run A:
## microprocessor
module microprocessor(
  input             clk,
  input             sys_rst,
  input      [15:0] din,
  output     [15:0] dout,
  output     [15:0] imem_addr,
  input      [31:0] imem_data,
  output     [15:0] dmem_addr,
  output            dmem_we,
  input      [15:0] dmem_rdata,
  output            halted
);
Size in the first run: about 120 I/O pins, ~0.052 mm^2 of cells after synthesis.
==> flow/config.mk <==
export PLATFORM = sky130hd
export DESIGN_NAME = microprocessor
export DESIGN_NICKNAME = microprocessor
export VERILOG_FILES = /design/flow/design.v
export SDC_FILE = /design/flow/constraint.sdc
export NUM_CORES = 4
export LEC_CHECK = 0
export ABC_AREA = 1
export CAP_MARGIN = 20
export CORE_MARGIN = 2
export CORE_UTILIZATION = 58
export SETUP_SLACK_MARGIN = 4.18
export SLEW_MARGIN = 20
==> flow/constraint.sdc <==
create_clock -name core_clock -period 16.3 [get_ports {clk}]
set_input_delay 3.2600 -clock core_clock [delete_from_list [all_inputs] [get_ports {clk}]]
set_output_delay 3.2600 -clock core_clock [all_outputs]
set_load 0.01 [all_outputs]
run.sh (not shown) runs the stock make flow with config.mk's settings and CLKGATE_MAP_FILE=.
Although run A finished all stages, its layout failed final checks on negative setup slack.
Edits applied to the flow inputs when going from run A to run B:
Settings: CORE_UTILIZATION: 58 -> 72; ABC_AREA: 1 -> 0; CTS_CLUSTER_SIZE: unset -> 24; SETUP_SLACK_MARGIN: 4.18 -> 4.35; PLACE_DENSITY_LB_ADDON: unset -> 0.0; the clock period (ns, I/O delays scaled along): 16.3 -> 15.0.
## What came out
- Among run A and run B, the run that stopped before the end is run B, and it is the only one.
- Run A finished every stage; the final checks, however, were not passed, the failures being negative setup slack.
- Taking run A as the reference, in run B count of buffers added by post-CTS timing repair for setup decreased about 6%, total cells reported by yosys after synthesis decreased 2189.
- Run B against run A: horizontal die dimension dropped 11%, area of the mapped netlist -1.7%, count of unique library cells instantiated by Yosys up 45.
- Looking at run A and run B, the hold buffer count at cts is a wash.
- Die area delta (run B − run A): favourable
Setup changes, run B to run C
Settings: SETUP_SLACK_MARGIN removed (was 4.35); CORE_UTILIZATION changed from 72 to 30; PLACE_DENSITY_LB_ADDON removed (was 0.0); ABC_AREA removed (was 0); CTS_CLUSTER_SIZE removed (was 24); the clock period (ns, I/O delays scaled along) changed from 15.0 to 30.0.
--- outcome ---
Run B: it failed during global routing, and the tool reported GRT-0116. Run C finished every stage and its layout cleared the timing, design-rule and antenna checks. Going from run B to run C, number of gates given a new drive strength after cts shrinks by 162. On post-placement worst setup slack, run B loses to run C. Post-DP HPWL in run C is about 11% lower than in run B. Comparing routability-driven placement congestion ratio for run B and run C, the bigger number came from run B. Run B -> run C: number of instances in the synthesized netlist delta 0, exact match.


microprocessor again, from the RTL that the note above started with.
clock: 28.9 ns
lec_check: 0
abc_area: 0
cap_margin: 20
cell_pad_in_sites_global_placement: 0
core_margin: 2
core_utilization: 64
cts_cluster_diameter: 28
gpl_routability_driven: 1
gpl_timing_driven: 1
slew_margin: 20
The baseline finished but failed the layout checks on setup timing.
Edit:
CORE_UTILIZATION = 69   (was 64)
The changed run died in 5_1_grt, error ODB-0269.
Synthesized cell count stays the same.
Area after synthesis is unchanged.
Die size shrinks by 7.1%.
Edit:
ABC_AREA = 1   (was 0)
CELL_PAD_IN_SITES_GLOBAL_PLACEMENT = unset   (was 0)
CORE_UTILIZATION = 52   (was 69)
CTS_CLUSTER_DIAMETER = unset   (was 28)
GPL_ROUTABILITY_DRIVEN = unset   (was 1)
GPL_TIMING_DRIVEN = unset   (was 1)
clock period = 16.3 ns   (was 28.9 ns; I/O delays follow)
Outcome: Now the flow ran to the end with violations: setup timing; die area went up by a quarter to a third; synthesized cell count goes up by well over a third; synthesized area increases slightly.


Starting RTL as in the previous note.
Settings: LEC_CHECK=0, ABC_AREA=1, CAP_MARGIN=20, CELL_PAD_IN_SITES_GLOBAL_PLACEMENT=1, CORE_MARGIN=2, CORE_UTILIZATION=57, CTS_CLUSTER_DIAMETER=306, GPL_ROUTABILITY_DRIVEN=1, GPL_TIMING_DRIVEN=1, SLEW_MARGIN=20; clock period 16.3 ns.
The first run finished but fails on setup timing.
Then changed:
==> flow/config.mk (replaced) <==
export PLATFORM = sky130hd
export DESIGN_NAME = microprocessor
export DESIGN_NICKNAME = microprocessor
export VERILOG_FILES = /design/flow/design.v
export SDC_FILE = /design/flow/constraint.sdc
export NUM_CORES = 4
export LEC_CHECK = 0
export CAP_MARGIN = 20
export CORE_MARGIN = 2
export CORE_UTILIZATION = 72
export MAX_ROUTING_LAYER = met4
export SLEW_MARGIN = 20
==> flow/constraint.sdc (replaced) <==
create_clock -name core_clock -period 28.3 [get_ports {clk}]
set_input_delay 5.6600 -clock core_clock [delete_from_list [all_inputs] [get_ports {clk}]]
set_output_delay 5.6600 -clock core_clock [all_outputs]
set_load 0.01 [all_outputs]
After rerunning: Now the flow did not get past global routing (GRT-0232). Synthesized area came out lower by 1.7%. Die area shrinks by 22%. Synthesized cell count decreases by 33%.


== v7 ==
The RTL this note starts from:
==> flow/design.v <==
`timescale 1ns / 1ps
module microprocessor(
  input             clk,
  input             sys_rst,
  input      [15:0] din,
  output     [15:0] dout,
  output     [15:0] imem_addr,
  input      [31:0] imem_data,
  output     [15:0] dmem_addr,
  output            dmem_we,
  input      [15:0] dmem_rdata,
  output            halted
);
reg [31:0] IR;             
reg [15:0] GPR [31:0];     
reg [15:0] SGPR;           
reg [15:0] PC;
reg sign, zero, overflow, carry;
reg jmp_flag;
reg stop;
localparam [2:0] idle            = 3'd0;   
localparam [2:0] fetch_inst      = 3'd1;   
localparam [2:0] dec_exec_inst   = 3'd2;   
localparam [2:0] next_inst       = 3'd3;   
localparam [2:0] sense_halt      = 3'd4;   
reg [2:0] state, next_state;
wire [15:0] src1 = GPR[IR[21:17]];
wire [15:0] src2 = IR[16] ? IR[15:0] : GPR[IR[15:11]];
wire [15:0] rdv  = GPR[IR[26:22]];
wire [16:0] sum     = {1'b0, src1} + {1'b0, src2};
wire [15:0] diff    = src1 - src2;
wire [31:0] mul_res = src1 * src2;
wire [15:0] quot    = (src2 == 16'd0) ? 16'hFFFF : (src1 / src2);
reg        wr_en;
reg [15:0] wr_val;
reg        jmp_n;
reg        stop_n;
always @(*) begin
  wr_en  = 1'b1;
  wr_val = rdv;
  jmp_n  = 1'b0;
  stop_n = 1'b0;
  case (IR[31:27])
    5'b00000 : wr_val = SGPR;
    5'b00001     : wr_val = IR[16] ? IR[15:0] : src1;
    5'b00010     : wr_val = sum[15:0];
    5'b00011     : wr_val = diff;
    5'b00100     : wr_val = mul_res[15:0];
    5'b00101     : wr_val = quot;
    5'b00110     : wr_val = src1 | src2;
    5'b00111    : wr_val = src1 & src2;
    5'b01000    : wr_val = src1 ^ src2;
    5'b01001   : wr_val = src1 ~^ src2;
    5'b01010   : wr_val = ~(src1 & src2);
    5'b01011    : wr_val = ~(src1 | src2);
    5'b01100    : wr_val = IR[16] ? ~IR[15:0] : ~src1;
    5'b01111 : wr_val = dmem_rdata;
    default  : wr_en = 1'b0;
  endcase
  case (IR[31:27])
    5'b10000        : jmp_n = 1'b1;
    5'b10001      : jmp_n = carry;
    5'b10011       : jmp_n = sign;
    5'b10101       : jmp_n = zero;
    5'b10111   : jmp_n = overflow;
    5'b10010    : jmp_n = ~carry;
    5'b10100     : jmp_n = ~sign;
    5'b10110     : jmp_n = ~zero;
    5'b11000 : jmp_n = ~overflow;
    5'b11001        : stop_n = 1'b1;
    default      : ;
  endcase
end
wire [15:0] rd_new = wr_en ? wr_val : rdv;
wire sign_n  = (IR[31:27] == 5'b00100) ? mul_res[31] : rd_new[15];
wire zero_n  = (IR[31:27] == 5'b00100) ? ~(|mul_res) : ~(|rd_new);
wire carry_n = (IR[31:27] == 5'b00010) ? sum[16] : 1'b0;
wire ovf_n   = (IR[31:27] == 5'b00010) ? ((~src1[15] & ~src2[15] & rd_new[15]) | (src1[15] & src2[15] & ~rd_new[15])) :
               (IR[31:27] == 5'b00011) ? ((~src1[15] & src2[15] & rd_new[15]) | (src1[15] & ~src2[15] & ~rd_new[15])) :
               1'b0;
always @(posedge clk) begin
  if (sys_rst)
    state <= idle;
  else
    state <= next_state;
end
always @(*) begin
  case (state)
    idle            : next_state = fetch_inst;
    fetch_inst      : next_state = dec_exec_inst;
    dec_exec_inst   : next_state = next_inst;
    next_inst       : next_state = sense_halt;
    sense_halt      : next_state = stop ? sense_halt : fetch_inst;
    default         : next_state = idle;
  endcase
end
always @(posedge clk) begin
  if (sys_rst) begin
    sign     <= 1'b0;
    zero     <= 1'b0;
    overflow <= 1'b0;
    carry    <= 1'b0;
    jmp_flag <= 1'b0;
    stop     <= 1'b0;
  end else begin
    case (state)
      idle: begin
        IR <= 32'h0;
        PC <= 16'd0;
      end
      fetch_inst: begin
        IR <= imem_data;
      end
      dec_exec_inst: begin
        if (wr_en)
          GPR[IR[26:22]] <= wr_val;
        if (IR[31:27] == 5'b00100)
          SGPR <= mul_res[31:16];
        sign     <= sign_n;
        zero     <= zero_n;
        carry    <= carry_n;
        overflow <= ovf_n;
        jmp_flag <= jmp_n;
        stop     <= stop_n;
      end
      next_inst: begin
        PC <= jmp_flag ? IR[15:0] : PC + 16'd1;
      end
      default: ;
    endcase
  end
end
assign imem_addr = PC;
assign dmem_addr = IR[15:0];
assign dmem_we   = (state == dec_exec_inst) && ((IR[31:27] == 5'b01101) || (IR[31:27] == 5'b01110));
assign dout      = (IR[31:27] == 5'b01110) ? din : src1;
assign halted    = stop;
endmodule
make LEC_CHECK=0 ABC_AREA=1 CAP_MARGIN=20 CORE_MARGIN=2 CORE_UTILIZATION=72 CTS_CLUSTER_SIZE=24 SLEW_MARGIN=20 finish   # period 15.0 ns
v7: GRT-0232 in global routing -> run aborted
Edits applied to the flow inputs when going from v7 to v48:
-- flow/config.mk --
<<< v7, line 7
export LEC_CHECK = 0
export ABC_AREA = 1
export CAP_MARGIN = 20
export CORE_MARGIN = 2
export CORE_UTILIZATION = 72
export CTS_CLUSTER_SIZE = 24
export SLEW_MARGIN = 20
>>> v48, line 7
export LEC_CHECK = 0
export CAP_MARGIN = 20
export CORE_MARGIN = 2
export CORE_UTILIZATION = 30
export SLEW_MARGIN = 20
==> flow/constraint.sdc <==
create_clock -name core_clock -period 26.2 [get_ports {clk}]
set_input_delay 5.2400 -clock core_clock [delete_from_list [all_inputs] [get_ports {clk}]]
set_output_delay 5.2400 -clock core_clock [all_outputs]
set_load 0.01 [all_outputs]
[summary]
- From the logs: v48 reached the end of the flow and failed the layout checks with negative setup slack.
- When v48 is measured against v7, its number of placed cells counting well taps turns out 510 lower.
- Max worst-case setup slack after placement across v7 and v48: v48
- Relative to v7, area of placed instances increased by about 5% in v48.
- v48 — post-synthesis compound-gate area fraction 2.6 points lower, v7 as reference
- In v48 the fraction of the mapped netlist area in simple logic gates turned out 15 points lower than in v7.
- From v7 to v48 the numbers moved as follows: floorplan row count has increased; post-synthesis xor/xnor area fraction saw a decrease.
- v48 against v7: HPWL after detailed placement has increased, core outline area has increased, area of the chip has increased.
#### Input delta (v47 over v48)
-- flow/config.mk --
<<< v48, line 7
export LEC_CHECK = 0
export CAP_MARGIN = 20
export CORE_MARGIN = 2
export CORE_UTILIZATION = 30
export SLEW_MARGIN = 20
>>> v47, line 7
export LEC_CHECK = 0
export ABC_AREA = 0
export CAP_MARGIN = 20
export CORE_MARGIN = 2
export CORE_UTILIZATION = 72
export CTS_CLUSTER_SIZE = 24
export PLACE_DENSITY_LB_ADDON = 0.0
export SETUP_SLACK_MARGIN = 4.17
export SLEW_MARGIN = 20
==> flow/constraint.sdc <==
create_clock -name core_clock -period 15.0 [get_ports {clk}]
set_input_delay 3.0000 -clock core_clock [delete_from_list [all_inputs] [get_ports {clk}]]
set_output_delay 3.0000 -clock core_clock [all_outputs]
set_load 0.01 [all_outputs]
==> results <==
- The final reports for v47 and v48 show post-cts resize count higher in the former.
- Looking at post-place setup slack across v47 and v48, the one that comes out lower is v47.
- v47 vs v48, buffer count from post-CTS setup fixing went up by 18.
- Diff v48 -> v47 | sum of net half-perimeters after detailed placement | up by a few percent
- Run status, v47: aborted in global routing, error GRT-0116
- The CTS H-tree depth of v47 falls short of that of v48 by 1.
- In the flow results for v47 and v48, the placed cell count is larger on v48.
- Delta(die width, v47 - v48) < 0
- In v47 the chip area turned out 58% lower than in v48.
- v47 vs. v48: die boundary height saw a decrease, last weighted congestion value of the routability-driven placer saw an increase.
### v47 -> v15
-- flow/config.mk --
<<< v47, line 9
export CAP_MARGIN = 20
export CORE_MARGIN = 2
export CORE_UTILIZATION = 72
export CTS_CLUSTER_SIZE = 24
export PLACE_DENSITY_LB_ADDON = 0.0
export SETUP_SLACK_MARGIN = 4.17
export SLEW_MARGIN = 20
>>> v15, line 9
export CAP_MARGIN = 20
export CELL_PAD_IN_SITES_GLOBAL_PLACEMENT = 1
export CORE_MARGIN = 2
export CORE_UTILIZATION = 57
export CTS_CLUSTER_DIAMETER = 182
export GPL_ROUTABILITY_DRIVEN = 0
export GPL_TIMING_DRIVEN = 1
export SLEW_MARGIN = 20
==> flow/constraint.sdc <==
create_clock -name core_clock -period 17.9 [get_ports {clk}]
set_input_delay 3.5800 -clock core_clock [delete_from_list [all_inputs] [get_ports {clk}]]
set_output_delay 3.5800 -clock core_clock [all_outputs]
set_load 0.01 [all_outputs]
==> results <==
- Nothing crashed in v15 and all stages finished; the problem is that the final layout failed, the offending checks being negative setup slack.
- In v15 relative to v47, number of setup buffers added after CTS had gone down by a little under 10%.
- Of v15 and v47, the run reporting the lower core footprint was v47.
- Synthesized netlist net count came out exactly the same in v15 and v47.
- Pre-CTS setup slack in v15 is 3.31 ns above v47.
- Summary of v15 over v47: average instance area after synthesis level; die area moved up.
- Diff v47..v15 | cell count after synthesis | unchanged
- Note that the width of the die recorded for v47 amounts to 0.891 times the value seen in v15.
